Design bicubic, start of the top module:
module bicubic(clk, rst, act, in, out_0, out_1, out_2, out_3);
Settings: LEC_CHECK=0, ABC_AREA=1, CAP_MARGIN=5, CELL_PAD_IN_SITES_DETAIL_PLACEMENT=0, CELL_PAD_IN_SITES_GLOBAL_PLACEMENT=0, CORE_ASPECT_RATIO=0.72, CORE_MARGIN=2, CORE_UTILIZATION=72, CTS_CLUSTER_SIZE=80, MAX_ROUTING_LAYER=met4, SETUP_SLACK_MARGIN=-0.05, SLEW_MARGIN=20, TNS_END_PERCENT=15; clock period 4.77 ns.
run.sh (not shown) runs the stock make flow with config.mk's settings and CLKGATE_MAP_FILE=.
The starting point aborted during global routing (5_1_grt), error ODB-0269.
Next try:
==> flow/config.mk (replaced) <==
export PLATFORM = sky130hd
export DESIGN_NAME = bicubic
export DESIGN_NICKNAME = bicubic
export VERILOG_FILES = /design/flow/design.v
export SDC_FILE = /design/flow/constraint.sdc
export NUM_CORES = 4
export LEC_CHECK = 0
export CAP_MARGIN = 5
export CORE_MARGIN = 2
export CORE_UTILIZATION = 72
export CTS_CLUSTER_SIZE = 14
export SLEW_MARGIN = 20
==> flow/constraint.sdc (replaced) <==
create_clock -name core_clock -period 5.01 [get_ports {clk}]
set_input_delay 1.0020 -clock core_clock [delete_from_list [all_inputs] [get_ports {clk}]]
set_output_delay 1.0020 -clock core_clock [all_outputs]
set_load 0.01 [all_outputs]
Effect: This time the run produced a layout that fails on setup timing; synthesized cell count is lower by 17%; die size is lower by 4.0%; area after synthesis is lower by 4.1%.

* * *

bicubic again, from the RTL that the note above started with.
clock: 8.31 ns
lec_check: 0
abc_area: 1
cap_margin: 20
cell_pad_in_sites_detail_placement: 2
cell_pad_in_sites_global_placement: 1
core_aspect_ratio: 0.96
core_margin: 3
core_utilization: 43
cts_cluster_diameter: 175
cts_cluster_size: 19
gpl_routability_driven: 0
gpl_timing_driven: 1
hold_slack_margin: 0.07
min_routing_layer: met2
place_density: 0.45
slew_margin: 20
The first run completed with no timing, DRC or antenna violations.
Next try:
==> flow/config.mk (replaced) <==
export PLATFORM = sky130hd
export DESIGN_NAME = bicubic
export DESIGN_NICKNAME = bicubic
export VERILOG_FILES = /design/flow/design.v
export SDC_FILE = /design/flow/constraint.sdc
export NUM_CORES = 4
export LEC_CHECK = 0
export CAP_MARGIN = 20
export CORE_MARGIN = 2
export CORE_UTILIZATION = 40
export SLEW_MARGIN = 20
==> flow/constraint.sdc (replaced) <==
create_clock -name core_clock -period 5.4 [get_ports {clk}]
set_input_delay 1.0800 -clock core_clock [delete_from_list [all_inputs] [get_ports {clk}]]
set_output_delay 1.0800 -clock core_clock [all_outputs]
set_load 0.01 [all_outputs]
What happened:
- With this change the flow finished but fails on negative setup slack
- setup slack is worse by 1200 ps
- routed wire length falls by 29%
- clock skew increases by 57 ps
- global-route usage shrinks by 24 points
- cell count drops by 3.8%
- cell area rose by 8.7%
- critical path depth goes down by 1
- worst hold slack loses 11 ps
Next try:
--- a/flow/config.mk
+++ b/flow/config.mk
@@ -7,0 +8 @@
+export ABC_AREA = 1
@@ -10 +11,2 @@
-export CORE_UTILIZATION = 40
+export CORE_UTILIZATION = 72
+export CTS_CLUSTER_DIAMETER = 395
==> flow/constraint.sdc (replaced) <==
create_clock -name core_clock -period 2.58 [get_ports {clk}]
set_input_delay 0.5160 -clock core_clock [delete_from_list [all_inputs] [get_ports {clk}]]
set_output_delay 0.5160 -clock core_clock [all_outputs]
set_load 0.01 [all_outputs]
=>
- The changed run died in clock tree synthesis (DPL-0038)
- die size fell by 42%
- area after synthesis is higher by 4.2%
- synthesized cell count came out higher by 20%
Next try:
--- a/flow/config.mk
+++ b/flow/config.mk
@@ -12 +12,2 @@
-export CTS_CLUSTER_DIAMETER = 395
+export CTS_CLUSTER_SIZE = 100
+export PLACE_DENSITY = 0.38
==> flow/constraint.sdc (replaced) <==
create_clock -name core_clock -period 4.26 [get_ports {clk}]
set_input_delay 0.8520 -clock core_clock [delete_from_list [all_inputs] [get_ports {clk}]]
set_output_delay 0.8520 -clock core_clock [all_outputs]
set_load 0.01 [all_outputs]
The changed run stopped in global routing, error GRT-0232.
Area after synthesis stays the same.
Die size is unchanged.
Synthesized cell count stays the same.
Next try:
--- a/flow/config.mk
+++ b/flow/config.mk
@@ -12 +11,0 @@
-export CTS_CLUSTER_SIZE = 100
@@ -14,0 +14 @@
+export TNS_END_PERCENT = 5
==> flow/constraint.sdc (replaced) <==
create_clock -name core_clock -period 4.37 [get_ports {clk}]
set_input_delay 0.8740 -clock core_clock [delete_from_list [all_inputs] [get_ports {clk}]]
set_output_delay 0.8740 -clock core_clock [all_outputs]
set_load 0.01 [all_outputs]
The changed run ended with an error in global routing.
Synthesized cell count stays the same.
Synthesized area is unchanged.
Die area stays the same.
Next try:
--- a/flow/config.mk
+++ b/flow/config.mk
@@ -8 +7,0 @@
-export ABC_AREA = 1
@@ -11,2 +10 @@
-export CORE_UTILIZATION = 72
-export PLACE_DENSITY = 0.38
+export CORE_UTILIZATION = 40
@@ -14 +11,0 @@
-export TNS_END_PERCENT = 5
==> flow/constraint.sdc (replaced) <==
create_clock -name core_clock -period 7.29 [get_ports {clk}]
set_input_delay 1.4580 -clock core_clock [delete_from_list [all_inputs] [get_ports {clk}]]
set_output_delay 1.4580 -clock core_clock [all_outputs]
set_load 0.01 [all_outputs]
After rerunning:
- The changed run ran to the end with no violations
- area after synthesis is lower by a few percent
- synthesized cell count is lower by about a fifth
- die size is higher by well over a third
